File: run.sh
#!/bin/bash
# the make line also repeats each setting of config.mk as NAME=value (left out here)
make -C /OpenROAD-flow-scripts/flow DESIGN_CONFIG=/design/flow/config.mk WORK_HOME=/design/flow/orfs CLKGATE_MAP_FILE= finish
File: design.v
`timescale 1ns/1ps
module RxD (
    input  wire       clk,
    input  wire       rx,        
    input  wire       rst,       
    output reg [7:0]  data,
    output reg        data_valid
);
    parameter CLK_FREQ = 100_000_000;            
    parameter BAUD     = 115200;
    localparam integer BAUD_TICKS = 868;         
    localparam integer HALF_BAUD  = 434;         
    reg [15:0] counter;                          
    reg [3:0]  bit_index;                        
    reg [9:0]  shift_reg;       
    reg [9:0]  next_shift;                      
    reg        receiving;                
    reg rx_ff1, rx_ff2; 
    wire rx_sync;
    always @(posedge clk) begin
        if (rst) begin
            rx_ff1 <= 1'b1;
            rx_ff2 <= 1'b1;
        end else begin
            rx_ff1 <= rx;
            rx_ff2 <= rx_ff1;
        end
    end
    assign rx_sync = rx_ff2;
    always @(posedge clk) begin
        if (rst) begin                           
            receiving  <= 1'b0;
            counter    <= 0;
            bit_index  <= 0;
            shift_reg  <= 10'b1111111111;
            data       <= 8'h00;
            data_valid <= 1'b0;
        end else begin
            data_valid <= 1'b0;                  
            if (!receiving) begin                
                if (rx_sync == 1'b0) begin
                    receiving <= 1'b1;           
                    counter   <= HALF_BAUD;      
                    bit_index <= 0;              
                end
            end else begin                       
                if (counter == BAUD_TICKS - 1) begin     
                    counter <= 0;                
                    next_shift = {rx_sync, shift_reg[9:1]};
                    shift_reg <= next_shift;
                    if (bit_index == 9) begin    
                        receiving  <= 1'b0;
                        data       <= next_shift[8:1];       
                        data_valid <= 1'b1;                  
                    end
                    bit_index <= bit_index + 1;      
                end else begin
                    counter <= counter + 1;          
                end
            end
        end
    end
endmodule
module TxD (
    input wire clk,
    input wire [7:0] data,
    input wire send,
    input wire rst,
    output reg tx,
    output reg busy
);
    parameter CLK_FREQ = 100000000;  
    parameter BAUD     = 115200;
    localparam integer BAUD_TICKS = 868;
    reg [15:0] counter;
    reg [3:0]  bit_index;
    reg [9:0]  shift_reg;
    always @(posedge clk) begin
        if (rst) begin
            busy      <= 1'b0;                 
            tx        <= 1'b1;                 
            counter   <= 0;
            bit_index <= 0;
            shift_reg <= 10'b1111111111;
        end 
        else begin
            if (!busy) begin
                tx <= 1'b1;  
                if (send) begin
                    shift_reg <= {1'b1, data, 1'b0}; 
                    busy      <= 1'b1;
                    counter   <= 0;
                    bit_index <= 0;
                end
            end 
            else begin 
                if (counter == BAUD_TICKS - 1) begin
                    counter   <= 0;
                    tx        <= shift_reg[0];  
                    shift_reg <= {1'b1, shift_reg[9:1]};  
                    bit_index <= bit_index + 1;
                    if (bit_index == 9) begin
                        busy <= 1'b0; 
                    end
                end 
                else begin
                    counter <= counter + 1;
                end
            end
        end
    end
endmodule
module data_parser (
    input  wire        clk,
    input  wire        rst,
    input  wire [7:0]  data_in,              
    input  wire        data_valid,           
    output reg  [7:0]  CT_out,               
    output reg [15:0]  FSA_out,
    output reg [15:0]  LSA_out,
    output reg         start_frame,          
    output reg         frame_done,
    output reg         sample_valid,         
    output reg [15:0]  sample_value,         
    output reg [15:0]  sample_idx           
);
    localparam S_HDR1      = 4'd0;          
    localparam S_HDR2      = 4'd1;
    localparam S_CT        = 4'd2;
    localparam S_FSA_LO    = 4'd3;
    localparam S_FSA_HI    = 4'd4;
    localparam S_LSA_LO    = 4'd5;
    localparam S_LSA_HI    = 4'd6;
    localparam S_SAMPLE_LO = 4'd7;
    localparam S_SAMPLE_HI = 4'd8;
    reg [3:0] state;                         
    reg [7:0] sample_lo;                     
    reg [15:0] next_sample_idx;              
    reg [15:0] sample_value_buf;
    reg [15:0] sample_idx_buf;
    reg        sample_ready;          
    reg        frame_done_pending;    
    always @(posedge clk) begin
        if (rst) begin                       
            state            <= S_HDR1;
            CT_out           <= 8'd0;
            FSA_out          <= 16'd0;
            LSA_out          <= 16'd0;
            start_frame      <= 1'b0;
            sample_valid     <= 1'b0;
            sample_value     <= 16'd0;
            sample_idx       <= 16'd0;
            frame_done       <= 1'b0;
            sample_lo        <= 8'd0;
            next_sample_idx  <= 16'd0;
            sample_value_buf <= 16'd0;
            sample_idx_buf   <= 16'd0;
            sample_ready     <= 1'b0;
            frame_done_pending<=1'b0;
        end else begin                       
            start_frame  <= 1'b0;
            sample_valid <= 1'b0;
            frame_done   <= 1'b0;
            if (sample_ready) begin
                sample_valid <= 1'b1;
                sample_value <= sample_value_buf;
                sample_idx   <= sample_idx_buf;
                if (frame_done_pending) begin
                    frame_done <= 1'b1;
                end
                sample_ready      <= 1'b0;
                frame_done_pending<= 1'b0;
            end
            case (state)
                S_HDR1: if (data_valid && data_in == 8'h55) state <= S_HDR2;      
                S_HDR2: if (data_valid) begin                       
                    if (data_in == 8'hAA) state <= S_CT;
                    else if (data_in == 8'h55) state <= S_HDR2;      
                    else state <= S_HDR1;                            
                end
                S_CT: if (data_valid) begin              
                    CT_out <= data_in;
                    start_frame <= 1'b1;
                    state <= S_FSA_LO;
                end
                S_FSA_LO: if (data_valid) begin          
                    FSA_out[7:0] <= data_in;
                    state <= S_FSA_HI;
                end
                S_FSA_HI: if (data_valid) begin          
                    FSA_out[15:8] <= data_in;
                    state <= S_LSA_LO;
                end
                S_LSA_LO: if (data_valid) begin          
                    LSA_out[7:0] <= data_in;
                    state <= S_LSA_HI;
                end
                S_LSA_HI: if (data_valid) begin          
                    LSA_out[15:8] <= data_in;
                    next_sample_idx <= 16'd0;            
                    state <= S_SAMPLE_LO;
                end
                S_SAMPLE_LO: if (data_valid) begin       
                    sample_lo <= data_in;
                    state <= S_SAMPLE_HI;
                end
                S_SAMPLE_HI: if (data_valid) begin
                    sample_value_buf <= {data_in, sample_lo};        
                    sample_idx_buf   <= next_sample_idx;
                    sample_ready     <= 1'b1;
                    if (next_sample_idx + 1 == CT_out) begin         
                        frame_done_pending <= 1'b1;
                        next_sample_idx <= 16'd0;
                        state <= S_HDR1;
                    end else begin
                        next_sample_idx <= next_sample_idx + 1;      
                        state <= S_SAMPLE_LO;
                    end
                end
                default: state <= S_HDR1;                            
            endcase
        end
    end
endmodule
module sample_processor (
    input  wire        clk,
    input  wire        rst,
    input  wire        start_frame,
    input  wire        sample_valid,
    input  wire [15:0] sample_value,
    input  wire [15:0] sample_idx_in,
    output reg  [15:0] max_idx,
    output reg  [15:0] min_idx,
    output reg  [15:0] max_dist,
    output reg  [15:0] min_dist,
    output reg  [15:0] obs_alert
);
    wire [10:0] THRESH = 11'b10000000000;
    wire is_close = sample_value < THRESH;
    wire [15:0] mask = (sample_idx_in < 16) ? (16'h1 << sample_idx_in) : 16'h0;
    always @(posedge clk) begin
        if (rst) begin                       
            max_idx  <= 16'd0;
            min_idx  <= 16'd0;
            max_dist <= 16'd0;
            min_dist <= 16'hFFFF;
            obs_alert<= 16'd0;
        end else if (start_frame) begin
            max_idx  <= 16'd0;                       
            min_idx  <= 16'd0;
            max_dist <= 16'd0;
            min_dist <= 16'hFFFF;
            obs_alert<= 16'd0;
        end else if (sample_valid) begin
            if (sample_value > max_dist) begin       
                max_dist <= sample_value;
                max_idx  <= sample_idx_in;
            end
            if (sample_value < min_dist) begin
                min_dist <= sample_value;
                min_idx  <= sample_idx_in;
            end
            obs_alert <= obs_alert | (mask & {16{is_close}});
        end
    end
endmodule
module angle_calc_simple (
    input  wire        clk,
    input  wire        rst,         
    input  wire        start,       
    input  wire [15:0] FSA,
    input  wire [15:0] LSA,
    input  wire [7:0]  CT,         
    input  wire [15:0] max_idx, 
    input  wire [15:0] min_idx,
    output reg  [15:0] max_angle,
    output reg  [15:0] min_angle,
    output reg         done         
);
    function [4:0] ct_log2;
        input [7:0] in_ct;
        begin
            case (in_ct)
                8'd1:   ct_log2 = 5'd0;
                8'd2:   ct_log2 = 5'd1;
                8'd4:   ct_log2 = 5'd2;
                8'd8:   ct_log2 = 5'd3;
                8'd16:  ct_log2 = 5'd4;
                8'd32:  ct_log2 = 5'd5;
                8'd64:  ct_log2 = 5'd6;
                8'd128: ct_log2 = 5'd7;
                default: ct_log2 = 5'd0;
            endcase
        end
    endfunction
    reg [15:0] FSA_r, LSA_r;
    reg [7:0]  CT_r;
    reg [15:0] max_idx_r, min_idx_r;
    reg [31:0] span_r;    
    reg [4:0]  k_r;       
    reg        do_calc;   
    wire [31:0] delta_w;
    assign delta_w = (k_r == 5'd0) ? span_r : (span_r >> k_r);
    wire [47:0] prod_max_w = delta_w * max_idx_r;
    wire [47:0] prod_min_w = delta_w * min_idx_r;
    wire [47:0] sum_max_w = prod_max_w + {32'd0, FSA_r};
    wire [47:0] sum_min_w = prod_min_w + {32'd0, FSA_r};
    wire [47:0] sum_max_adj_w = (sum_max_w >= 48'd36000) ? (sum_max_w - 48'd36000) : sum_max_w;
    wire [47:0] sum_min_adj_w = (sum_min_w >= 48'd36000) ? (sum_min_w - 48'd36000) : sum_min_w;
    always @(posedge clk) begin
        if (rst) begin                                   
            FSA_r     <= 16'd0;
            LSA_r     <= 16'd0;
            CT_r      <= 8'd0;
            max_idx_r <= 16'd0;
            min_idx_r <= 16'd0;
            span_r    <= 32'd0;
            k_r       <= 5'd0;
            do_calc   <= 1'b0;
            max_angle <= 16'd0;
            min_angle <= 16'd0;
            done      <= 1'b0;
        end else begin
            done <= 1'b0;
            if (start) begin                             
                FSA_r     <= FSA;
                LSA_r     <= LSA;
                CT_r      <= CT;
                max_idx_r <= max_idx;
                min_idx_r <= min_idx;
                if (LSA >= FSA) span_r <= LSA - FSA;     
                else             span_r <= (LSA + 16'd36000) - FSA;
                k_r <= ct_log2(CT);
                do_calc <= 1'b1;
            end else if (do_calc) begin                  
                max_angle <= sum_max_adj_w[15:0];
                min_angle <= sum_min_adj_w[15:0];
                done <= 1'b1;
                do_calc <= 1'b0;
            end
        end
    end
endmodule
`timescale 1ns/1ps
module distance_process (
    input  wire        clk,
    input  wire        rst,
    input  wire [7:0]  data_in,
    input  wire        data_valid,
    output wire [15:0] max_idx,
    output wire [15:0] min_idx,
    output wire [15:0] max_dist,
    output wire [15:0] min_dist,
    output wire [15:0] obs_alert,
    output wire [15:0] max_angle,
    output wire [15:0] min_angle,
    output wire        angle_done
);
    wire [7:0]  CT_w;
    wire [15:0] FSA_w, LSA_w;
    wire        start_frame_w;
    wire        sample_valid_w;
    wire [15:0] sample_value_w;
    wire [15:0] sample_idx_w;
    wire        frame_done_w;
    data_parser u_parser (
        .clk(clk),
        .rst(rst),
        .data_in(data_in),
        .data_valid(data_valid),
        .CT_out(CT_w),
        .FSA_out(FSA_w),
        .LSA_out(LSA_w),
        .start_frame(start_frame_w),
        .sample_valid(sample_valid_w),
        .sample_value(sample_value_w),
        .sample_idx(sample_idx_w),
        .frame_done(frame_done_w)
    );
    sample_processor u_sp (
        .clk(clk),
        .rst(rst),
        .start_frame(start_frame_w),
        .sample_valid(sample_valid_w),
        .sample_value(sample_value_w),
        .sample_idx_in(sample_idx_w),
        .max_idx(max_idx),
        .min_idx(min_idx),
        .max_dist(max_dist),
        .min_dist(min_dist),
        .obs_alert(obs_alert)
    );
    reg frame_done_d;
    reg angle_start_pulse;
    always @(posedge clk) begin
        if (rst) begin
            frame_done_d <= 1'b0;                
            angle_start_pulse <= 1'b0;
        end else begin
            frame_done_d <= frame_done_w;        
            angle_start_pulse <= frame_done_d;
        end
    end
    angle_calc_simple u_angle (
        .clk(clk),
        .rst(rst),
        .start(angle_start_pulse),
        .FSA(FSA_w),
        .LSA(LSA_w),
        .CT(CT_w),
        .max_idx(max_idx),
        .min_idx(min_idx),
        .max_angle(max_angle),
        .min_angle(min_angle),
        .done(angle_done)
    );
endmodule
`timescale 1ns/1ps
module lidar_system_top (
    input  wire clk,
    input  wire rst,
    input  wire rx,      
    output wire tx,      
    output wire [15:0] dbg_max_idx,
    output wire [15:0] dbg_min_idx,
    output wire [15:0] dbg_max_dist,
    output wire [15:0] dbg_min_dist,
    output wire [15:0] dbg_obs_alert,
    output wire [15:0] dbg_max_angle,
    output wire [15:0] dbg_min_angle,
    output wire        dbg_angle_done
);
    wire [7:0] rx_data;
    wire       rx_valid;
    RxD u_rxd (
        .clk(clk),
        .rx(rx),
        .rst(rst),
        .data(rx_data),
        .data_valid(rx_valid)
    );
    wire [15:0] max_idx, min_idx, max_dist, min_dist, obs_alert;
    wire [15:0] max_angle, min_angle;
    wire        angle_done;
    distance_process u_dp (
        .clk(clk),
        .rst(rst),
        .data_in(rx_data),
        .data_valid(rx_valid),
        .max_idx(max_idx),
        .min_idx(min_idx),
        .max_dist(max_dist),
        .min_dist(min_dist),
        .obs_alert(obs_alert),
        .max_angle(max_angle),
        .min_angle(min_angle),
        .angle_done(angle_done)
    );
    reg [7:0] tx_data;               
    reg       tx_send;               
    wire      tx_busy;               
    reg [31:0] tx_packet;            
    TxD u_txd (
        .clk(clk),
        .rst(rst),
        .data(tx_data),
        .send(tx_send),
        .tx(tx),
        .busy(tx_busy)
    );
    localparam TX_IDLE  = 3'd0;  
    localparam TX_PREP  = 3'd1;  
    localparam TX_SEND  = 3'd2;  
    localparam TX_WAIT  = 3'd3;  
    reg [2:0] tx_state;     
    reg [1:0] byte_ptr;     
    reg [15:0] send_word;   
    reg angle_done_d;
    always @(posedge clk) begin
        if (rst) angle_done_d <= 1'b0;
        else     angle_done_d <= angle_done;
    end
    always @(posedge clk) begin
        if (rst) begin                           
            tx_state   <= TX_IDLE;
            tx_send    <= 1'b0;
            tx_data    <= 8'd0;
            tx_packet  <= 32'd0;
            byte_ptr   <= 2'd0;
        end else begin
            tx_send <= 1'b0;
            case (tx_state)
                TX_IDLE: begin
                    if (angle_done_d) begin
                        tx_packet <= { min_angle[15:8], min_angle[7:0], max_angle[15:8], max_angle[7:0] };
                        byte_ptr <= 2'd0;            
                        tx_state <= TX_PREP;         
                    end
                end
                TX_PREP: begin
                    case (byte_ptr)                 
                        2'd0: tx_data <= tx_packet[7:0];     
                        2'd1: tx_data <= tx_packet[15:8];    
                        2'd2: tx_data <= tx_packet[23:16];   
                        2'd3: tx_data <= tx_packet[31:24];   
                        default: tx_data <= 8'h00;
                    endcase
                    tx_state <= TX_SEND;
                end
                TX_SEND: begin
                    if (!tx_busy) begin          
                        tx_send <= 1'b1;
                        tx_state <= TX_WAIT;
                    end
                end
                TX_WAIT: begin                       
                    if (!tx_busy) begin
                        if (byte_ptr == 2'd3) begin  
                            byte_ptr <= 2'd0;
                            tx_state <= TX_IDLE;
                       end else begin                
                            byte_ptr <= byte_ptr + 1'b1;
                            tx_state <= TX_PREP;
                        end
                    end
                end
                default: tx_state <= TX_IDLE;        
            endcase
        end
    end
    assign dbg_max_idx   = max_idx;
    assign dbg_min_idx   = min_idx;
    assign dbg_max_dist  = max_dist;
    assign dbg_min_dist  = min_dist;
    assign dbg_obs_alert = obs_alert;
    assign dbg_max_angle = max_angle;
    assign dbg_min_angle = min_angle;
    assign dbg_angle_done = angle_done;
endmodule
File: config.mk
export PLATFORM = sky130hd
export DESIGN_NAME = lidar_system_top
export DESIGN_NICKNAME = lidar_system_top
export VERILOG_FILES = /design/flow/design.v
export SDC_FILE = /design/flow/constraint.sdc
export NUM_CORES = 4
export LEC_CHECK = 0
export CAP_MARGIN = 20
export CORE_MARGIN = 2
export CORE_UTILIZATION = 72
export PLACE_DENSITY_LB_ADDON = 0.25
export SLEW_MARGIN = 20
File: constraint.sdc
create_clock -name core_clock -period 7.85 [get_ports {clk}]
set_input_delay 1.5700 -clock core_clock [delete_from_list [all_inputs] [get_ports {clk}]]
set_output_delay 1.5700 -clock core_clock [all_outputs]
set_load 0.01 [all_outputs]
==> results of run 1 <==
-- final cells by class --
cell class | instances | area, sq um | area share [%]
repair buffers | 747 | 6520 | 10.5
diodes | 3 | 7.51 | 0.0121
clock inverters | 19 | 300 | 0.485
inverters | 1070 | 4020 | 6.49
clock buffers | 55 | 1160 | 1.87
multi-input cells | 4391 | 39800 | 64.2
flip-flops and latches | 446 | 8950 | 14.4
well taps | 959 | 1200 | 1.94
-- layer usage --
layer / routed length (um) / part of all wire (%)
met1: 59600 / 33
met2: 80000 / 45
met3: 23000 / 13
met4: 16200 / 9.0
met5: 102 / 0.057
-- stage by stage --
step | utilization [%] | hold WS, ps | power, mW | worst slack (ps) | cells
after floorplan | - | 389 | 2.36 | 13.1 | 6254
after global placement | 80.6 | 397 | 2.37 | -537 | 7554
after detailed placement | 80.6 | 397 | 2.37 | -620 | 7554
after CTS | 83.6 | 416 | 4.53 | -271 | 7647
after global routing | 84.9 | 436 | 4.62 | -1260 | 7687
final | 84.9 | 412 | 4.54 | -1090 | 7690
-- timing repair --
| action | in CTS | in global routing |
|---|---|---|
| setup buffers | 15 | 37 |
| setup endpoints to repair | 22 | 22 |
| gates resized | 107 | 144 |
| pin swaps | 50 | 73 |
| cloned | 4 | 4 |
| hold endpoints to repair | 0 | 0 |
==> reports/results.ini, run 1 <==
[status]
outcome = finished with violations
violatedChecks = negative setup slack

[sta]
worst_slew_margin_rel_pct = 23.2
finalCriticalPeriod_ps = 8940
hold_viol = 0
timing.fmax_mhz = 112
min_period_over_period_pct = 114
grt_setup_unrepaired = yes
timing_worst_slew_pin_value_ps = 1150
final_max_slew_viol_count = 0
postLayoutSetupSlackWorst_ps = -1090
setup_viol_count_final = 22
setup_total_negative_slack_ps = -21750
finClkSkew_ps = 14.2

[route]
drc = 0
drt-vias-per-instance = 6.40
route.antenna.remaining_nets = 0
drt-initial-drc-count = 5829
detailroute.via_count = 49200
firstDrtPassIters = 9
wire_per_inst_um = 23.3
post_route_wl_mm = 179

[pwr]
p_sw_mw = 0.990
power.combinational.fraction_pct = 1.2
total_leakage_power_nw = 30.1
vdd_drop_max_mv = 0.263
p_int_mw = 3.55
pwr_density_cell_nw_per_um2 = 73.3
clock_power_mw = 2.22
clock_power_share_pct = 48.8
seq_power_share_pct = 49.9
power.share.switching_pct = 21.8
combinationalPower_mw = 0.0561
power_top_consumer = sequential cells
seq-power_mw = 2.27

[logic_synthesis]
synthDistinctLibCells = 93
edf_count = 0
synth_async_sr_flop_share_pct = 0
synth-seq-area-share_pct = 16.8
synth_flops = 446
yosys_cells = 6254
netlist.top_cell.by_instances = sky130_fd_sc_hd__inv_1
simple_gate_area_share_pct = 17.8
largest_area_cell = sky130_fd_sc_hd__fa_1
synth-main-ff-cell = sky130_fd_sc_hd__dfxtp_1
synth.comb.largest_family = adder cells
yosysTopAreaCellShare_pct = 30.7
largest_cells_by_area_after_synthesis = sky130_fd_sc_hd__fa_1 31%, sky130_fd_sc_hd__dfxtp_1 17%, sky130_fd_sc_hd__ha_1 8.4%
yosys.area_share.aoi_pct = 10.3
postSynthNetCount = 7429
synth-adder-area-share_pct = 39.2
synth.yosys.chip_area_sq_um = 53100
yosys_warnings = 7
mappedNetlistArea_sq_um = 53100
yosys-mux-area-fraction_pct = 4.05
syn-mean-instance-area_sq_um = 8.48
post_synth_most_frequent_cells = 1067 x sky130_fd_sc_hd__inv_1, 879 x sky130_fd_sc_hd__nand2_1, 814 x sky130_fd_sc_hd__fa_1, 446 x sky130_fd_sc_hd__dfxtp_1, 423 x sky130_fd_sc_hd__nor2_1
xor_xnor_share_of_the_synthesized_area_pct = 1.77
synthCells = 6254

[worst_setup_path]
critPathArrivalTime_ps = 9390
rrSetupSlack_ps = -1090
worstPathBufferInverterCount = 8
cp_num_cells = 32
critPathMostFrequentCell = sky130_fd_sc_hd__fa_1
critPathRequiredTime_ps = 8300
rr_endpoint = u_dp.u_angle.max_angle[8]$_SDFFE_PP0P_
crit_path_start = u_dp.u_angle.k_r[1]$_SDFFE_PP0P_
worst_setup_path_end_kind = flip-flop
stage_delay_of_the_slowest_cell_on_the_critical_path_ps = 640
critical_path_class = flip-flop to flip-flop
cp_max_fo = 11
reg2regPathDepth = 32
r2r-start = u_dp.u_angle.k_r[1]$_SDFFE_PP0P_
critPathTopFamily = adder cells
worst_path_max_delay_cell = sky130_fd_sc_hd__nor2_1
critPathLaunchType = flip-flop
setup.worst_path.end = u_dp.u_angle.max_angle[8]$_SDFFE_PP0P_

[floorplanning]
die.size.y_um = 275
rows = 99
die_w_um = 275
fp.coreArea_sq_um = 73000
die-area_sq_um = 75900
fp_util_pct = 72.7
io_pins = 117

[global_routing]
grt_pass1_vias = 50600
grtUsageMet3_pct = 11.9
global_route.usage.met1_pct = 54.1
grt_util_all_layers_pct = 45.5
grt-busiest-layer = met2
grt_overflow_total = 0
grt_max_degree = 176
global_route_wire_length_before_repair_mm = 268
antenna_found_initial = 4
globalRouteMet2Util_pct = 72.3

[hold_path]
hold_path_class = flip-flop to flip-flop
hp-start = u_rxd.rx_ff1$_SDFF_PP1_
worstHoldPathCells = 1
whs_endpoint = u_rxd.rx_ff2$_SDFF_PP1_

[cts]
ctsHoldBuffers = 0
clk_transition_reported_paths_ps = 70
clock_sinks = 446
cts-root-to-sink-buffers = 3
clk-insertion-delay-late_ps = 570
tritoncts = yes
h_tree_lvl_count = 2
clock-root-buffer = sky130_fd_sc_hd__clkbuf_16
cts-buffers-inserted = 41

[finish]
num-nets-final = 7872
layout.filler_cells = 3842
fin_area_sq_um = 61900
syn_to_final_growth_pct = 16.7

[placement]
gp_congestion = 1.05
place.port_buffers = 116
dpl_cell_area_sq_um = 58800
detailed_place_hpwl_mm = 130

[run]
max_cap_viol_count = 0
tool_warnings = 52

==> run 2, diff against run 1 <==
- ABC_AREA: default -> 0
- CAP_MARGIN: 20 -> 40
- CORE_ASPECT_RATIO: default -> 0.93
- CTS_CLUSTER_DIAMETER: default -> 236
- GPL_ROUTABILITY_DRIVEN: default -> 0
- GPL_TIMING_DRIVEN: default -> 1
- MAX_ROUTING_LAYER: default -> met4
- PLACE_DENSITY: default -> 0.36
- PLACE_DENSITY_LB_ADDON: 0.25 -> default
- TNS_END_PERCENT: default -> 5
- clock period: 7.85 -> 7.04 ns (I/O delays scaled with it)
==> run 2 against run 1 <==
The layout still fails its checks (negative setup slack); die area is essentially flat; combinational power increased by 17%; fmax is 9.1% higher; clock-buffer cell count is 2 lower; routed wire length down 9.0%; via count decreased by 3.8%; hold slack improved by 6.6 ps; clock power increased by 4%; largest power group unchanged; synthesized area did not move.
==> reports/results.ini, run 2 <==
[logic_synthesis]
synth_flops = 446
yosysTopAreaCellShare_pct = 30.7
synth-adder-area-share_pct = 39.2
syn-mean-instance-area_sq_um = 8.48
netlist.top_cell.by_instances = sky130_fd_sc_hd__inv_1
yosys-mux-area-fraction_pct = 4.05
synthCells = 6254
postSynthNetCount = 7429
synth.yosys.chip_area_sq_um = 53100
yosys.area_share.aoi_pct = 10.3
synth.comb.largest_family = adder cells
post_synth_most_frequent_cells = 1067 x sky130_fd_sc_hd__inv_1, 879 x sky130_fd_sc_hd__nand2_1, 814 x sky130_fd_sc_hd__fa_1, 446 x sky130_fd_sc_hd__dfxtp_1, 423 x sky130_fd_sc_hd__nor2_1
largest_area_cell = sky130_fd_sc_hd__fa_1
yosys_cells = 6254
simple_gate_area_share_pct = 17.8
synthDistinctLibCells = 93
synth-seq-area-share_pct = 16.8
synth-main-ff-cell = sky130_fd_sc_hd__dfxtp_1
largest_cells_by_area_after_synthesis = sky130_fd_sc_hd__fa_1 31%, sky130_fd_sc_hd__dfxtp_1 17%, sky130_fd_sc_hd__ha_1 8.4%
synth_async_sr_flop_share_pct = 0
yosys_warnings = 7
edf_count = 0
mappedNetlistArea_sq_um = 53100
xor_xnor_share_of_the_synthesized_area_pct = 1.77

[worst_setup_path]
worstPathBufferInverterCount = 15
critical_path_class = flip-flop to flip-flop
critPathTopFamily = adder cells
critPathRequiredTime_ps = 7490
rr_endpoint = u_dp.u_angle.min_angle[5]$_SDFFE_PP0P_
critPathArrivalTime_ps = 8650
worst_setup_path_end_kind = flip-flop
critPathMostFrequentCell = sky130_fd_sc_hd__buf_4
crit_path_start = u_dp.u_angle.k_r[1]$_SDFFE_PP0P_
rrSetupSlack_ps = -1150
setup.worst_path.end = u_dp.u_angle.min_angle[5]$_SDFFE_PP0P_
reg2regPathDepth = 39
critPathLaunchType = flip-flop
worst_path_max_delay_cell = sky130_fd_sc_hd__fa_1
cp_num_cells = 39
cp_max_fo = 14
r2r-start = u_dp.u_angle.k_r[1]$_SDFFE_PP0P_
stage_delay_of_the_slowest_cell_on_the_critical_path_ps = 570

[pwr]
power_top_consumer = sequential cells
clock_power_share_pct = 47.0
power.share.switching_pct = 22.1
combinationalPower_mw = 0.0658
pwr_density_cell_nw_per_um2 = 78.1
vdd_drop_max_mv = 0.177
p_sw_mw = 1.08
seq-power_mw = 2.53
power.combinational.fraction_pct = 1.3
seq_power_share_pct = 51.7
report.power.total_mw = 4.89
clock_power_mw = 2.30
p_int_mw = 3.81
total_leakage_power_nw = 30.6

[sta]
finalCriticalPeriod_ps = 8190
final_max_slew_viol_count = 0
timing.fmax_mhz = 122
hold_viol = 0
setup_total_negative_slack_ps = -23140
worst_slew_margin_rel_pct = 44.0
hold_slack_ps = 418
finClkSkew_ps = 23.6
grt_setup_unrepaired = yes
postLayoutSetupSlackWorst_ps = -1150
min_period_over_period_pct = 116
setup_viol_count_final = 22
timing_worst_slew_pin_value_ps = 840

[route]
post_route_wl_mm = 163
drt-vias-per-instance = 6.06
detailroute.via_count = 47300
wire_per_inst_um = 20.8
drc = 0
route.antenna.remaining_nets = 0
drt-initial-drc-count = 5214
firstDrtPassIters = 8

[cts]
clk-insertion-delay-late_ps = 570
cts-buffers-inserted = 40
clock_sinks = 446
h_tree_lvl_count = 2
clk_transition_reported_paths_ps = 70
cts-root-to-sink-buffers = 3
tritoncts = yes
clock-root-buffer = sky130_fd_sc_hd__clkbuf_16

[finish]
stdcell_count = 7809
syn_to_final_growth_pct = 18.1
layout.filler_cells = 4093
fin_area_sq_um = 62700
num-nets-final = 7980

[floorplanning]
die-area_sq_um = 75900
die.size.y_um = 266
rows = 95
fp_util_pct = 73.1
io_pins = 117
die_w_um = 286
fp.coreArea_sq_um = 72600

[status]
outcome = finished with violations
violatedChecks = negative setup slack

[global_routing]
grt_max_degree = 91
antenna_found_initial = 6
grt_pass1_vias = 48700
global_route_wire_length_before_repair_mm = 262
grt_overflow_total = 0
grt_util_all_layers_pct = 45.2

[run]
max_cap_viol_count = 0
tool_warnings = 52

[hold_path]
worstHoldPathCells = 1
hold_path_class = flip-flop to flip-flop
hp-start = u_rxd.rx_ff1$_SDFF_PP1_
whs_endpoint = u_rxd.rx_ff2$_SDFF_PP1_

[placement]
detailed_place_hpwl_mm = 127
dp_cells = 7695
dpl_cell_area_sq_um = 60300
place.port_buffers = 116

[run 2: repair_timing]
| action | CTS | global route |
|---|---|---|
| setup endpoints to repair | 22 | 22 |
| pin swaps | 60 | 9 |
| resized | 88 | 17 |
| hold buffers | 0 | 0 |
| setup buffers | 30 | 3 |
| cloned | 3 | 0 |
[run 2: metrics by stage]
| step | setup WS [ps] | utilization [%] |
|---|---|---|
| final | -1150 | 86.3 |
| after global routing | -1440 | 86.3 |
| after detailed placement | -1130 | 83.1 |
| after floorplan | -392 | - |
| after global placement | -1020 | 83.0 |
| after CTS | -964 | 86.1 |
[run 2: metal layers]
metal  routed length (um)  up-vias  GRT usage [%]
li1                     -    20900              -
met1                61500    23000           58.6
met2                72600     2814           67.9
met3                20600      626           12.2
met4                 8190        0           17.5
met5                    0        -              -
[run 2: cell type report]
type	count	area, sq um	area share [%]
Timing Repair Buffer	855	7460	11.9
Tap cell	970	1210	1.94
Inverter	1070	4020	6.42
Multi-Input combinational cell	4392	39700	63.3
Antenna cell	7	17.5	0.0279
Sequential cell	446	8940	14.3
Clock buffer	53	1150	1.84
Clock inverter	16	211	0.337
==> run 3, diff against run 2 <==
- ABC_AREA: 0 -> 1
- CAP_MARGIN: 40 -> 20
- CORE_ASPECT_RATIO: 0.93 -> default
- CTS_CLUSTER_DIAMETER: 236 -> 331
- CTS_CLUSTER_SIZE: default -> 15
- GPL_ROUTABILITY_DRIVEN: 0 -> default
- GPL_TIMING_DRIVEN: 1 -> default
- MAX_ROUTING_LAYER: met4 -> default
- PLACE_DENSITY: 0.36 -> default
- PLACE_DENSITY_LB_ADDON: default -> 0.27
- TNS_END_PERCENT: 5 -> default
- clock period: 7.04 -> 6.26 ns (I/O delays scaled with it)
==> run 3 against run 2 <==
Largest cell class unchanged; clock-buffer cell count is 18 lower; routed wire length is 20% higher; final area is 0.81% higher; register-to-register slack hardly changed; highest routed layer is now met5; clock power is 5% lower; still fails the layout checks on negative setup slack; sequential share of layout area is 0.13 points lower; synthesized area is 0.65% higher.
==> reports/results.ini, run 3 <==
[logic_synthesis]
synth-adder-area-share_pct = 38.9
synthCells = 7261
synth-seq-area-share_pct = 16.7
synth-main-ff-cell = sky130_fd_sc_hd__dfxtp_1
post_synth_most_frequent_cells = 1652 x sky130_fd_sc_hd__nand2_1, 1644 x sky130_fd_sc_hd__inv_1, 814 x sky130_fd_sc_hd__fa_1, 792 x sky130_fd_sc_hd__nor2_1, 446 x sky130_fd_sc_hd__dfxtp_1
xor_xnor_share_of_the_synthesized_area_pct = 1.19
simple_gate_area_share_pct = 21.1
postSynthNetCount = 8436
synth.comb.largest_family = adder cells
edf_count = 0
synth_async_sr_flop_share_pct = 0
yosys.area_share.aoi_pct = 8.53
synth_flops = 446
synth.yosys.chip_area_sq_um = 53400
largest_area_cell = sky130_fd_sc_hd__fa_1
syn-mean-instance-area_sq_um = 7.36
yosys_warnings = 7
largest_cells_by_area_after_synthesis = sky130_fd_sc_hd__fa_1 31%, sky130_fd_sc_hd__dfxtp_1 17%, sky130_fd_sc_hd__nand2_1 12%
netlist.top_cell.by_instances = sky130_fd_sc_hd__nand2_1
yosysTopAreaCellShare_pct = 30.5
mappedNetlistArea_sq_um = 53400
yosys-mux-area-fraction_pct = 0.0375
synthDistinctLibCells = 56
yosys_cells = 7261

[sta]
timing.fmax_mhz = 135
grt_setup_unrepaired = yes
setup_viol_count_final = 22
hold_viol = 0
final_max_slew_viol_count = 0
finalCriticalPeriod_ps = 7420
postLayoutSetupSlackWorst_ps = -1160
worst_slew_margin_rel_pct = 27.1
min_period_over_period_pct = 119
timing_worst_slew_pin_value_ps = 1090
setup_total_negative_slack_ps = -24650
finClkSkew_ps = 65.1

[global_routing]
grt_overflow_total = 0
grt_util_all_layers_pct = 51.0
antenna_found_initial = 11
grt_pass1_vias = 55000
grt_max_degree = 90
global_route_wire_length_before_repair_mm = 300

[worst_setup_path]
worst_path_max_delay_cell = sky130_fd_sc_hd__fa_2
cp_num_cells = 42
setup.worst_path.end = u_dp.u_angle.max_angle[5]$_SDFFE_PP0P_
worstPathBufferInverterCount = 14
worst_setup_path_end_kind = flip-flop
critical_path_class = flip-flop to flip-flop
rr_endpoint = u_dp.u_angle.max_angle[5]$_SDFFE_PP0P_
critPathRequiredTime_ps = 6780
crit_path_start = u_dp.u_angle.k_r[0]$_SDFFE_PP0P_
critPathTopFamily = adder cells
reg2regPathDepth = 42
stage_delay_of_the_slowest_cell_on_the_critical_path_ps = 570
r2r-start = u_dp.u_angle.k_r[0]$_SDFFE_PP0P_
rrSetupSlack_ps = -1160
critPathLaunchType = flip-flop
critPathArrivalTime_ps = 7940
cp_max_fo = 8
critPathMostFrequentCell = sky130_fd_sc_hd__nand2_1

[floorplanning]
die_w_um = 276
die.size.y_um = 276
die-area_sq_um = 76400
fp_util_pct = 73.0
rows = 99
io_pins = 117
fp.coreArea_sq_um = 73200

[route]
route.antenna.remaining_nets = 0
drt-vias-per-instance = 6.07
detailroute.via_count = 53600
firstDrtPassIters = 7
drt-initial-drc-count = 6934
wire_per_inst_um = 22.2
drc = 0
post_route_wl_mm = 196

[hold_path]
whs_endpoint = u_dp.frame_done_d$_SDFF_PP0_
worstHoldPathCells = 2
hp-start = u_dp.u_parser.frame_done$_SDFF_PP0_
hold_path_class = flip-flop to flip-flop

[pwr]
pwr_density_cell_nw_per_um2 = 80.9
power.combinational.fraction_pct = 1.8
seq_power_share_pct = 55.6
total_leakage_power_nw = 32.2
clock_power_share_pct = 42.6
combinationalPower_mw = 0.0925
power_top_consumer = sequential cells
clock_power_mw = 2.18
p_sw_mw = 1.20
vdd_drop_max_mv = 0.238
p_int_mw = 3.91
seq-power_mw = 2.84
power.share.switching_pct = 23.6

[finish]
num-nets-final = 9042
syn_to_final_growth_pct = 18.3
post-route-util_pct = 86.3
layout.filler_cells = 4107

[cts]
cts-buffers-inserted = 35
ctsHoldBuffers = 0
tritoncts = yes
clk-insertion-delay-late_ps = 630
cts-root-to-sink-buffers = 3
clock_sinks = 446
h_tree_lvl_count = 2
clock-root-buffer = sky130_fd_sc_hd__clkbuf_16
clk_transition_reported_paths_ps = 70

[run]
max_cap_viol_count = 0
tool_warnings = 50

[placement]
gp_congestion = 1.09
place.port_buffers = 116
detailed_place_hpwl_mm = 152

[status]
violatedChecks = negative setup slack
outcome = finished with violations

run 3: area by class of cell:
cell class                 count  area [sq um]  share of cell area [%]
multi-input combinational   4902         38700                    61.2
sequential                   446          8930                    14.1
timing repair buffer         810          7070                    11.2
inverter                    1672          6310                    9.98
tap                          959          1200                    1.90
clock buffer                  35           876                    1.39
clock inverter                 4          85.1                   0.135
antenna                        8          20.0                  0.0317
run 3: routing by layer:
| metal | GRT usage [%] | wire, um |
|---|---|---|
| met1 | 59.6 | 64800 |
| met2 | 76.7 | 83200 |
| met3 | 17.4 | 27900 |
| met4 | 41.0 | 19900 |
| met5 | 0.250 | 66 |
run 3: what timing repair did:
item                                    CTS  global route
setup buffers                            15             8
pin swaps                                77            34
cloned                                    6             2
endpoints found under the setup margin   22            22
resized                                 220            81
hold endpoints to repair                  0             0
run 3: stage by stage:
step / area, sq um / worst slack (ps) / instances / hold slack (ps) / power, mW
after floorplan: 54000 / -354 / 7261 / 388 / 2.97
after global placement: 60800 / -1090 / 8758 / 391 / 2.99
after detailed placement: 60800 / -1230 / 8758 / 395 / 2.99
after CTS: 62800 / -865 / 8818 / 413 / 5.07
after global routing: 63200 / -1440 / 8831 / 423 / 5.19
final: 63200 / -1160 / 8836 / 413 / 5.11
==> run 4, diff against run 3 <==
- ABC_AREA: 1 -> 0
- CTS_CLUSTER_DIAMETER: 331 -> default
- CTS_CLUSTER_SIZE: 15 -> default
- PLACE_DENSITY_LB_ADDON: 0.27 -> 0.25
- SETUP_SLACK_MARGIN: default -> 1.91
- clock period: 6.26 -> 7.52 ns (I/O delays scaled with it)
==> run 4 against run 3 <==
The layout still fails its checks (negative setup slack); worst setup slack got worse by 39 ps; hold slack got worse by 0.57 ps; die area fell by 0.64%; routed wire length fell by 8.4%; register-to-register slack got worse by 40 ps; clock power rose by 17%; sequential power fell by 17%; total power fell by 2.4%; non-clock buffer count fell by 41; synthesized area fell by 0.65%; combinational power fell by 34%; critical path type unchanged; highest routed layer unchanged.
==> reports/results.ini, run 4 <==
[global_routing]
grt_max_degree = 146
grt_util_all_layers_pct = 47.6
grt_pass1_vias = 50000
grt_overflow_total = 0
antenna_found_initial = 10
global_route_wire_length_before_repair_mm = 277

[worst_setup_path]
crit_path_start = u_dp.u_angle.span_r[10]$_SDFFE_PP0P_
cp_max_fo = 13
setup.worst_path.end = u_dp.u_angle.min_angle[12]$_SDFFE_PP0P_
critPathTopFamily = adder cells
critPathArrivalTime_ps = 9220
critical_path_class = flip-flop to flip-flop
critPathMostFrequentCell = sky130_fd_sc_hd__fa_1
cp_num_cells = 31
worst_setup_path_end_kind = flip-flop
r2r-start = u_dp.u_angle.span_r[10]$_SDFFE_PP0P_
rr_endpoint = u_dp.u_angle.min_angle[12]$_SDFFE_PP0P_
critPathRequiredTime_ps = 8020
worst_path_max_delay_cell = sky130_fd_sc_hd__fa_1
reg2regPathDepth = 31
rrSetupSlack_ps = -1200
stage_delay_of_the_slowest_cell_on_the_critical_path_ps = 660
worstPathBufferInverterCount = 10
critPathLaunchType = flip-flop

[pwr]
vdd_drop_max_mv = 0.208
power.share.switching_pct = 23.5
p_int_mw = 3.82
power.combinational.fraction_pct = 1.2
clock_power_mw = 2.56
power_top_consumer = the clock network
seq-power_mw = 2.37
combinationalPower_mw = 0.0607
seq_power_share_pct = 47.5
pwr_density_cell_nw_per_um2 = 79.9
p_sw_mw = 1.17
total_leakage_power_nw = 30.3
clock_power_share_pct = 51.3

[placement]
detailed_place_hpwl_mm = 132
place.port_buffers = 116
gp_congestion = 1.03
dpl_cell_area_sq_um = 59600
dp_cells = 7588

[logic_synthesis]
synth_flops = 446
mappedNetlistArea_sq_um = 53100
postSynthNetCount = 7429
yosys_cells = 6254
netlist.top_cell.by_instances = sky130_fd_sc_hd__inv_1
yosys_warnings = 7
synthCells = 6254
synthDistinctLibCells = 93
edf_count = 0
xor_xnor_share_of_the_synthesized_area_pct = 1.77
synth-seq-area-share_pct = 16.8
synth_async_sr_flop_share_pct = 0
synth-adder-area-share_pct = 39.2
synth.yosys.chip_area_sq_um = 53100
simple_gate_area_share_pct = 17.8
largest_area_cell = sky130_fd_sc_hd__fa_1
yosysTopAreaCellShare_pct = 30.7
post_synth_most_frequent_cells = 1067 x sky130_fd_sc_hd__inv_1, 879 x sky130_fd_sc_hd__nand2_1, 814 x sky130_fd_sc_hd__fa_1, 446 x sky130_fd_sc_hd__dfxtp_1, 423 x sky130_fd_sc_hd__nor2_1
largest_cells_by_area_after_synthesis = sky130_fd_sc_hd__fa_1 31%, sky130_fd_sc_hd__dfxtp_1 17%, sky130_fd_sc_hd__ha_1 8.4%
synth.comb.largest_family = adder cells
yosys.area_share.aoi_pct = 10.3
synth-main-ff-cell = sky130_fd_sc_hd__dfxtp_1
yosys-mux-area-fraction_pct = 4.05
syn-mean-instance-area_sq_um = 8.48

[route]
drt-initial-drc-count = 5377
route.antenna.remaining_nets = 0
post_route_wl_mm = 179
drc = 0
detailroute.via_count = 48500
firstDrtPassIters = 7
drt-vias-per-instance = 6.27
wire_per_inst_um = 23.2

[cts]
clk_transition_reported_paths_ps = 60
tritoncts = yes
h_tree_lvl_count = 2
cts-buffers-inserted = 49
clock-root-buffer = sky130_fd_sc_hd__clkbuf_16
cts-root-to-sink-buffers = 3
clock_sinks = 446
ctsHoldBuffers = 0
clk-insertion-delay-late_ps = 670

[hold_path]
whs_endpoint = u_rxd.rx_ff2$_SDFF_PP1_
hold_path_class = flip-flop to flip-flop
hp-start = u_rxd.rx_ff1$_SDFF_PP1_
worstHoldPathCells = 1

[finish]
syn_to_final_growth_pct = 17.7
stdcell_count = 7729
fin_area_sq_um = 62400
num-nets-final = 7901
post-route-util_pct = 85.6

[floorplanning]
fp_util_pct = 72.7
fp.coreArea_sq_um = 73000
rows = 99
die-area_sq_um = 75900
die_w_um = 275
die.size.y_um = 275
io_pins = 117

[sta]
worst_slew_margin_rel_pct = 26.1
timing.fmax_mhz = 115
hold_viol = 0
min_period_over_period_pct = 116
final_max_slew_viol_count = 0
grt_setup_unrepaired = yes
setup_viol_count_final = 22
timing_worst_slew_pin_value_ps = 1110
finClkSkew_ps = 17.7
postLayoutSetupSlackWorst_ps = -1200
finalCriticalPeriod_ps = 8720
setup_total_negative_slack_ps = -20350

[run]
max_cap_viol_count = 0
tool_warnings = 57

[status]
violatedChecks = negative setup slack
outcome = finished with violations

==> run 4: cell type report <==
| cell class | count | area [sq um] |
|---|---|---|
| Inverter | 1070 | 4020 |
| Clock buffer | 66 | 1380 |
| Clock inverter | 23 | 304 |
| Sequential cell | 446 | 8950 |
| Timing Repair Buffer | 769 | 6630 |
| Fill cell | 4041 | 10500 |
| Tap cell | 959 | 1200 |
| Antenna cell | 6 | 15.0 |
| Multi-Input combinational cell | 4390 | 39900 |
==> run 4: repair_timing <==
| item | CTS | global route |
|---|---|---|
| setup endpoints to repair | 22 | 22 |
| setup buffers | 37 | 8 |
| pin swaps | 54 | 34 |
| resized | 114 | 56 |
| endpoints found under the hold margin | 0 | 0 |
==> run 4: through the flow <==
step	setup WS (ps)	hold WS [ps]	total power, mW
after floorplan	90.8	389	2.46
after global placement	-565	392	2.48
after detailed placement	-685	398	2.48
after CTS	-405	415	4.97
after global routing	-1220	424	5.08
final	-1200	413	4.99
==> run 4: layer usage <==
layer	global-route usage, %	part of all wire (%)	routed length [um]	up-vias
met3	15.6	13	24100	1029
met2	71.3	43	77900	3426
li1	-	-	-	20700
met5	0.689	0.10	184	-
met4	30.8	8.1	14500	16
met1	59.3	35	62700	23300
==> run 5, diff against run 4 <==
- ABC_AREA: 0 -> 1
- CTS_CLUSTER_DIAMETER: default -> 331
- CTS_CLUSTER_SIZE: default -> 15
- PLACE_DENSITY_LB_ADDON: 0.25 -> 0.27
- SETUP_SLACK_MARGIN: 1.91 -> default
- clock period: 7.52 -> 6.42 ns (I/O delays scaled with it)
==> run 5 against run 4 <==
Still fails the layout checks on negative setup slack; utilization rose by 1.7 points; hold slack improved by 7.5 ps; largest power group is now sequential cells; critical path depth rose by 11; critical path type unchanged; fmax rose by 12%.
==> reports/results.ini, run 5 <==
[floorplanning]
fp_util_pct = 73.0
die.size.y_um = 276
die_w_um = 276
fp.coreArea_sq_um = 73200
die-area_sq_um = 76400
rows = 99
io_pins = 117

[status]
outcome = finished with violations
violatedChecks = negative setup slack

[worst_setup_path]
setup.worst_path.end = u_dp.u_angle.min_angle[10]$_SDFFE_PP0P_
cp_num_cells = 42
critical_path_class = flip-flop to flip-flop
rrSetupSlack_ps = -1340
worst_path_max_delay_cell = sky130_fd_sc_hd__fa_1
stage_delay_of_the_slowest_cell_on_the_critical_path_ps = 720
reg2regPathDepth = 42
r2r-start = u_dp.u_angle.k_r[0]$_SDFFE_PP0P_
worst_setup_path_end_kind = flip-flop
rr_endpoint = u_dp.u_angle.min_angle[10]$_SDFFE_PP0P_
worstPathBufferInverterCount = 12
crit_path_start = u_dp.u_angle.k_r[0]$_SDFFE_PP0P_
critPathRequiredTime_ps = 6950
cp_max_fo = 12
critPathArrivalTime_ps = 8290
critPathMostFrequentCell = sky130_fd_sc_hd__nand2_1
critPathTopFamily = adder cells
critPathLaunchType = flip-flop

[sta]
final_max_slew_viol_count = 0
postLayoutSetupSlackWorst_ps = -1340
worst_slew_margin_rel_pct = 26.8
grt_setup_unrepaired = yes
timing.fmax_mhz = 129
timing_worst_slew_pin_value_ps = 1090
finClkSkew_ps = 34.3
hold_slack_ps = 420
min_period_over_period_pct = 121
finalCriticalPeriod_ps = 7760
hold_viol = 0
setup_viol_count_final = 22

[pwr]
vdd_drop_max_mv = 0.180
pwr_density_cell_nw_per_um2 = 78.3
seq_power_share_pct = 55.4
p_int_mw = 3.81
power.combinational.fraction_pct = 1.8
clock_power_mw = 2.15
report.power.total_mw = 5.00
power.share.switching_pct = 23.9
power_top_consumer = sequential cells
seq-power_mw = 2.77
p_sw_mw = 1.19
combinationalPower_mw = 0.0884
total_leakage_power_nw = 32.3
clock_power_share_pct = 42.9

[logic_synthesis]
synthCells = 7261
synth-main-ff-cell = sky130_fd_sc_hd__dfxtp_1
synth-seq-area-share_pct = 16.7
mappedNetlistArea_sq_um = 53400
largest_cells_by_area_after_synthesis = sky130_fd_sc_hd__fa_1 31%, sky130_fd_sc_hd__dfxtp_1 17%, sky130_fd_sc_hd__nand2_1 12%
yosys_cells = 7261
yosys_warnings = 7
synth_flops = 446
netlist.top_cell.by_instances = sky130_fd_sc_hd__nand2_1
largest_area_cell = sky130_fd_sc_hd__fa_1
synthDistinctLibCells = 56
postSynthNetCount = 8436
edf_count = 0
simple_gate_area_share_pct = 21.1
synth_async_sr_flop_share_pct = 0
syn-mean-instance-area_sq_um = 7.36
xor_xnor_share_of_the_synthesized_area_pct = 1.19
yosysTopAreaCellShare_pct = 30.5
synth.comb.largest_family = adder cells
yosys.area_share.aoi_pct = 8.53
post_synth_most_frequent_cells = 1652 x sky130_fd_sc_hd__nand2_1, 1644 x sky130_fd_sc_hd__inv_1, 814 x sky130_fd_sc_hd__fa_1, 792 x sky130_fd_sc_hd__nor2_1, 446 x sky130_fd_sc_hd__dfxtp_1
yosys-mux-area-fraction_pct = 0.0375
synth.yosys.chip_area_sq_um = 53400
synth-adder-area-share_pct = 38.9

[hold_path]
worstHoldPathCells = 2
hp-start = u_dp.u_parser.frame_done$_SDFF_PP0_
hold_path_class = flip-flop to flip-flop
whs_endpoint = u_dp.frame_done_d$_SDFF_PP0_

[placement]
place.port_buffers = 116
dpl_cell_area_sq_um = 60700
gp_congestion = 1.07
detailed_place_hpwl_mm = 151
preCtsSetupSlack_ps = -1030
dp_cells = 8752

[finish]
fin_area_sq_um = 63900
stdcell_count = 8844
layout.filler_cells = 3964
num-nets-final = 9052
syn_to_final_growth_pct = 19.6

[global_routing]
antenna_found_initial = 7
global_route_wire_length_before_repair_mm = 301
grt_util_all_layers_pct = 51.1
grt_overflow_total = 0
grt_pass1_vias = 55100
grt_max_degree = 93

[cts]
cts-buffers-inserted = 35
h_tree_lvl_count = 2
clock-root-buffer = sky130_fd_sc_hd__clkbuf_16
ctsHoldBuffers = 0
clk_transition_reported_paths_ps = 80
cts-root-to-sink-buffers = 3
tritoncts = yes
clk-insertion-delay-late_ps = 610
clock_sinks = 446

[route]
drc = 0
route.antenna.remaining_nets = 0
drt-vias-per-instance = 6.12
firstDrtPassIters = 10
post_route_wl_mm = 200
drt-initial-drc-count = 7291
wire_per_inst_um = 22.6
detailroute.via_count = 54100

[run]
max_cap_viol_count = 0
tool_warnings = 50

run 5: layout make-up:
cell class                 count  area, sq um  share of cell area [%]
inverter                    1672         6320                    9.89
clock buffer                  35          876                    1.37
multi-input combinational   4902        39300                    61.5
timing repair buffer         819         7190                    11.3
tap                          959         1200                    1.88
clock inverter                 4         85.1                   0.133
antenna                        6         15.0                  0.0235
sequential                   446         8940                    14.0
timing repair inverter         1         6.26                 0.00979
run 5: metrics by stage:
step	setup TNS (ps)	util, %
finish	-22290	87.3
global route	-30680	87.3
CTS	-12550	85.9
detailed placement	-21430	82.9
global placement	-18280	82.9
floorplan	-3210	-
run 5: timing repair:
item,in CTS,in global routing
gates resized,257,225
endpoints found under the hold margin,0,0
endpoints found under the setup margin,22,22
pin swaps,58,51
setup buffers,16,21
gates cloned,5,5
run 5: routing by layer:
layer / track usage, % / up-vias / part of all wire, %
met5: 1.50 / - / 0.12
met4: 39.4 / 10 / 10
met3: 19.1 / 1447 / 15
met2: 76.4 / 4374 / 42
met1: 59.6 / 25300 / 33
li1: - / 23000 / -
==> run 6, diff against run 5 <==
- ABC_AREA: 1 -> default
- CAP_MARGIN: 20 -> 40
- CORE_ASPECT_RATIO: default -> 0.69
- CTS_CLUSTER_DIAMETER: 331 -> 25
- CTS_CLUSTER_SIZE: 15 -> default
- GPL_ROUTABILITY_DRIVEN: default -> 0
- GPL_TIMING_DRIVEN: default -> 1
- HOLD_SLACK_MARGIN: default -> -0.1
- PLACE_DENSITY: default -> 0.64
- PLACE_DENSITY_LB_ADDON: 0.27 -> default
- SETUP_SLACK_MARGIN: default -> 1.79
- TNS_END_PERCENT: default -> 5
- clock period: 6.42 -> 6.45 ns (I/O delays scaled with it)
==> run 6 against run 5 <==
Still fails the layout checks on negative setup slack; synthesized cell count down 14%; clock-buffer cell count up 24; die area down 0.59%; routed wire length down 15%; final area down 1.0%; largest power group is now the clock network; first-iteration DRC count down 21%; total power up 18%; clock power up 44%; combinational power down 16%; hold slack worse by 5.7 ps; critical path depth down 8; utilization down 0.33 points.
==> reports/results.ini, run 6 <==
[sta]
worst_slew_margin_rel_pct = 31.3
setup_viol_count_final = 22
finClkSkew_ps = 33.4
timing_worst_slew_pin_value_ps = 1020
final_max_slew_viol_count = 0
grt_setup_unrepaired = yes
timing.fmax_mhz = 120
finalCriticalPeriod_ps = 8360
hold_slack_ps = 414
postLayoutSetupSlackWorst_ps = -1910
min_period_over_period_pct = 130
setup_total_negative_slack_ps = -39010
hold_viol = 0

[run]
tool_warnings = 52
max_cap_viol_count = 0

[cts]
clock-root-buffer = sky130_fd_sc_hd__clkbuf_16
cts-root-to-sink-buffers = 3
cts-buffers-inserted = 51
tritoncts = yes
clk-insertion-delay-late_ps = 600
ctsHoldBuffers = 0
h_tree_lvl_count = 2
clock_sinks = 446
clk_transition_reported_paths_ps = 70

[pwr]
total_leakage_power_nw = 31.0
clock_power_mw = 3.09
combinationalPower_mw = 0.0746
power.combinational.fraction_pct = 1.3
seq_power_share_pct = 46.6
clock_power_share_pct = 52.2
power.share.switching_pct = 23.8
seq-power_mw = 2.76
pwr_density_cell_nw_per_um2 = 93.7
vdd_drop_max_mv = 0.244
p_int_mw = 4.52
p_sw_mw = 1.41
power_top_consumer = the clock network

[worst_setup_path]
worst_setup_path_end_kind = flip-flop
critical_path_class = flip-flop to flip-flop
cp_max_fo = 10
critPathTopFamily = adder cells
critPathLaunchType = flip-flop
stage_delay_of_the_slowest_cell_on_the_critical_path_ps = 570
cp_num_cells = 34
crit_path_start = u_dp.u_angle.k_r[0]$_SDFFE_PP0P_
critPathMostFrequentCell = sky130_fd_sc_hd__fa_1
critPathRequiredTime_ps = 6940
worstPathBufferInverterCount = 13
reg2regPathDepth = 34
r2r-start = u_dp.u_angle.k_r[0]$_SDFFE_PP0P_
rr_endpoint = u_dp.u_angle.min_angle[8]$_SDFFE_PP0P_
setup.worst_path.end = u_dp.u_angle.min_angle[8]$_SDFFE_PP0P_
critPathArrivalTime_ps = 8850
rrSetupSlack_ps = -1910
worst_path_max_delay_cell = sky130_fd_sc_hd__fa_1

[finish]
fin_area_sq_um = 63200
syn_to_final_growth_pct = 19.2
layout.filler_cells = 3914
post-route-util_pct = 86.9
num-nets-final = 8022

[hold_path]
hold_path_class = flip-flop to flip-flop
worstHoldPathCells = 1
whs_endpoint = u_rxd.rx_ff2$_SDFF_PP1_
hp-start = u_rxd.rx_ff1$_SDFF_PP1_

[placement]
detailed_place_hpwl_mm = 134
place.port_buffers = 116
dpl_cell_area_sq_um = 60700

[global_routing]
grt_util_all_layers_pct = 45.7
global_route_wire_length_before_repair_mm = 270
grt_pass1_vias = 49300
grt_max_degree = 86
antenna_found_initial = 3
grt_overflow_total = 0

[logic_synthesis]
largest_cells_by_area_after_synthesis = sky130_fd_sc_hd__fa_1 31%, sky130_fd_sc_hd__dfxtp_1 17%, sky130_fd_sc_hd__ha_1 8.4%
synth-adder-area-share_pct = 39.2
synth_async_sr_flop_share_pct = 0
mappedNetlistArea_sq_um = 53100
yosys_cells = 6254
synthDistinctLibCells = 93
yosys_warnings = 7
synth.comb.largest_family = adder cells
edf_count = 0
synthCells = 6254
xor_xnor_share_of_the_synthesized_area_pct = 1.77
netlist.top_cell.by_instances = sky130_fd_sc_hd__inv_1
yosys-mux-area-fraction_pct = 4.05
synth.yosys.chip_area_sq_um = 53100
synth_flops = 446
syn-mean-instance-area_sq_um = 8.48
simple_gate_area_share_pct = 17.8
largest_area_cell = sky130_fd_sc_hd__fa_1
synth-seq-area-share_pct = 16.8
postSynthNetCount = 7429
synth-main-ff-cell = sky130_fd_sc_hd__dfxtp_1
post_synth_most_frequent_cells = 1067 x sky130_fd_sc_hd__inv_1, 879 x sky130_fd_sc_hd__nand2_1, 814 x sky130_fd_sc_hd__fa_1, 446 x sky130_fd_sc_hd__dfxtp_1, 423 x sky130_fd_sc_hd__nor2_1
yosysTopAreaCellShare_pct = 30.7
yosys.area_share.aoi_pct = 10.3

[route]
firstDrtPassIters = 9
drt-initial-drc-count = 5754
detailroute.via_count = 48100
drc = 0
post_route_wl_mm = 170
drt-vias-per-instance = 6.12
route.antenna.remaining_nets = 0
wire_per_inst_um = 21.6

[floorplanning]
die-area_sq_um = 75900
fp_util_pct = 72.9
die_w_um = 331
io_pins = 117
fp.coreArea_sq_um = 72700
rows = 82
die.size.y_um = 230

[status]
violatedChecks = negative setup slack
outcome = finished with violations

[run 6: per-stage QoR]
| step | setup WS, ps | power [mW] | cells |
|---|---|---|---|
| after CTS | -1650 | 5.92 | 7838 |
| after global placement | -1660 | 2.89 | 7722 |
| after floorplan | -982 | 2.87 | 6254 |
| after global routing | -2080 | 6.07 | 7857 |
| final | -1910 | 5.93 | 7860 |
| after detailed placement | -1850 | 2.89 | 7730 |
[run 6: routing by layer]
| layer | vias up | routed length (um) | track usage [%] |
|---|---|---|---|
| met5 | - | 106 | 0 |
| met4 | 4 | 6880 | 14.7 |
| met3 | 580 | 25600 | 17.5 |
| met2 | 3252 | 71200 | 65.5 |
| met1 | 23300 | 66100 | 63.7 |
| li1 | 21000 | - | - |
[run 6: layout make-up]
class	instances	area, sq um	area share, %
clock inverter	37	435	0.688
sequential	446	8950	14.1
tap	966	1210	1.91
inverter	1070	4020	6.35
multi-input combinational	4390	39600	62.5
timing repair buffer	888	7710	12.2
antenna	4	10.0	0.0158
clock buffer	59	1370	2.16
[run 6: what timing repair did]
item,CTS,global route
endpoints found under the setup margin,24,25
gates resized,62,40
endpoints found under the hold margin,0,0
cloned,1,0
pin swaps,31,21
setup buffers,11,16
==> run 7, diff against run 6 <==
- ABC_AREA: default -> 1
- CAP_MARGIN: 40 -> 20
- CELL_PAD_IN_SITES_DETAIL_PLACEMENT: default -> 2
- CELL_PAD_IN_SITES_GLOBAL_PLACEMENT: default -> 0
- CORE_ASPECT_RATIO: 0.69 -> 1.48
- CORE_MARGIN: 2 -> 10
- CORE_UTILIZATION: 72 -> 50
- CTS_CLUSTER_DIAMETER: 25 -> default
- GPL_TIMING_DRIVEN: 1 -> 0
- HOLD_SLACK_MARGIN: -0.1 -> default
- MIN_ROUTING_LAYER: default -> met2
- PLACE_DENSITY: 0.64 -> 0.63
- SETUP_SLACK_MARGIN: 1.79 -> 2.55
- SLEW_MARGIN: 20 -> 25
- TNS_END_PERCENT: 5 -> default
- clock period: 6.45 -> 10.0 ns (I/O delays scaled with it)
==> run 7 against run 6 <==
The flow now stops in detailed placement; synthesized cell count increased by 16%; synthesized area increased by 0.65%; die area up 59%.
==> reports/results.ini, run 7 <==
[logic_synthesis]
synthDistinctLibCells = 56
syn-mean-instance-area_sq_um = 7.36
synth_flops = 446
yosys-mux-area-fraction_pct = 0.0375
largest_area_cell = sky130_fd_sc_hd__fa_1
yosys_cells = 7261
simple_gate_area_share_pct = 21.1
post_synth_most_frequent_cells = 1652 x sky130_fd_sc_hd__nand2_1, 1644 x sky130_fd_sc_hd__inv_1, 814 x sky130_fd_sc_hd__fa_1, 792 x sky130_fd_sc_hd__nor2_1, 446 x sky130_fd_sc_hd__dfxtp_1
synth-main-ff-cell = sky130_fd_sc_hd__dfxtp_1
synth.yosys.chip_area_sq_um = 53400
postSynthNetCount = 8436
netlist.top_cell.by_instances = sky130_fd_sc_hd__nand2_1
synth_async_sr_flop_share_pct = 0
synth-adder-area-share_pct = 38.9
edf_count = 0
mappedNetlistArea_sq_um = 53400
xor_xnor_share_of_the_synthesized_area_pct = 1.19
synth.comb.largest_family = adder cells
yosys_warnings = 7
synthCells = 7261
yosysTopAreaCellShare_pct = 30.5
yosys.area_share.aoi_pct = 8.53
largest_cells_by_area_after_synthesis = sky130_fd_sc_hd__fa_1 31%, sky130_fd_sc_hd__dfxtp_1 17%, sky130_fd_sc_hd__nand2_1 12%
synth-seq-area-share_pct = 16.7

[placement]
place.port_buffers = 116

[status]
first-error = [ERROR DPL-0033] detailed placement checks failed during check placement.
lastStage = detailed placement
outcome = did not finish

[floorplanning]
die.size.y_um = 418
die_w_um = 289
die-area_sq_um = 121000
io_pins = 117
rows = 145
fp.coreArea_sq_um = 106000
fp_util_pct = 50.5

==> run 7: through the flow <==
| step | cells | hold WS, ps | setup TNS, ps | power (mW) | cell area [sq um] |
|---|---|---|---|---|---|
| after floorplan | 7261 | 388 | 0 | 1.86 | 53400 |
| after global placement | 8773 | 394 | -242 | 1.89 | 56300 |
==> run 8, diff against run 7 <==
- ABC_AREA: 1 -> 0
- CAP_MARGIN: 20 -> 40
- CELL_PAD_IN_SITES_DETAIL_PLACEMENT: 2 -> default
- CORE_ASPECT_RATIO: 1.48 -> 0.57
- CORE_MARGIN: 10 -> 2
- CORE_UTILIZATION: 50 -> 69
- CTS_CLUSTER_DIAMETER: default -> 167
- CTS_CLUSTER_SIZE: default -> 19
- GPL_TIMING_DRIVEN: 0 -> 1
- HOLD_SLACK_MARGIN: default -> -0.06
- MAX_ROUTING_LAYER: default -> met4
- PLACE_DENSITY: 0.63 -> default
- PLACE_DENSITY_LB_ADDON: default -> 0.13
- SETUP_SLACK_MARGIN: 2.55 -> 0.91
- SLEW_MARGIN: 25 -> 20
- TNS_END_PERCENT: default -> 90
- clock period: 10.0 -> 13.3 ns (I/O delays scaled with it)
==> run 8 against run 7 <==
The run fails in global routing; synthesized area shrank 0.65%; die area down 34%; synthesized cell count is 14% lower.
==> reports/results.ini, run 8 <==
[logic_synthesis]
edf_count = 0
synth.yosys.chip_area_sq_um = 53100
synthDistinctLibCells = 93
largest_area_cell = sky130_fd_sc_hd__fa_1
synth_flops = 446
yosys.area_share.aoi_pct = 10.3
simple_gate_area_share_pct = 17.8
syn-mean-instance-area_sq_um = 8.48
synth_async_sr_flop_share_pct = 0
largest_cells_by_area_after_synthesis = sky130_fd_sc_hd__fa_1 31%, sky130_fd_sc_hd__dfxtp_1 17%, sky130_fd_sc_hd__ha_1 8.4%
yosysTopAreaCellShare_pct = 30.7
netlist.top_cell.by_instances = sky130_fd_sc_hd__inv_1
yosys_warnings = 7
synth-main-ff-cell = sky130_fd_sc_hd__dfxtp_1
synth-seq-area-share_pct = 16.8
synthCells = 6254
synth-adder-area-share_pct = 39.2
yosys_cells = 6254
post_synth_most_frequent_cells = 1067 x sky130_fd_sc_hd__inv_1, 879 x sky130_fd_sc_hd__nand2_1, 814 x sky130_fd_sc_hd__fa_1, 446 x sky130_fd_sc_hd__dfxtp_1, 423 x sky130_fd_sc_hd__nor2_1
yosys-mux-area-fraction_pct = 4.05
mappedNetlistArea_sq_um = 53100
xor_xnor_share_of_the_synthesized_area_pct = 1.77
synth.comb.largest_family = adder cells
postSynthNetCount = 7429

[status]
outcome = did not finish
lastStage = global routing
first-error = [ERROR GRT-0116] Global routing finished with congestion. Check the congestion regions in the DRC Viewer.

[cts]
cts_resized = 0
clock-root-buffer = sky130_fd_sc_hd__clkbuf_16
cts-root-to-sink-buffers = 3
ctsHoldBuffers = 0
post-cts-setup-buffers = 0
h_tree_lvl_count = 1
clock_sinks = 446
cts-buffers-inserted = 27

[global_routing]
grt_util_all_layers_pct = 80.9
grt_overflow_total = 683

[floorplanning]
fp_util_pct = 70.0
io_pins = 117
die-area_sq_um = 79200
die.size.y_um = 213
fp.coreArea_sq_um = 75800
rows = 76
die_w_um = 371

[placement]
detailed_place_hpwl_mm = 120
place.port_buffers = 116

## run 8: through the flow
| step | instance area (sq um) | instances | worst slack (ps) | hold slack [ps] | util (%) |
|---|---|---|---|---|---|
| 4_1_cts | 55800 | 7160 | 2750 | 416 | 73.6 |
| 3_5_place_dp | 55100 | 7130 | 2830 | 394 | 72.7 |
| 3_3_place_gp | 54900 | 7118 | 2640 | 395 | 72.4 |
| 2_1_floorplan | 53100 | 6254 | 5040 | 389 | - |
## run 8: layer usage
metal	track usage [%]	overflow
met5	-	-
met4	52.0	34
met3	95.0	612
met2	83.0	37
met1	-	-
Power figures rest on the tool's default switching activity, not on a simulated workload.
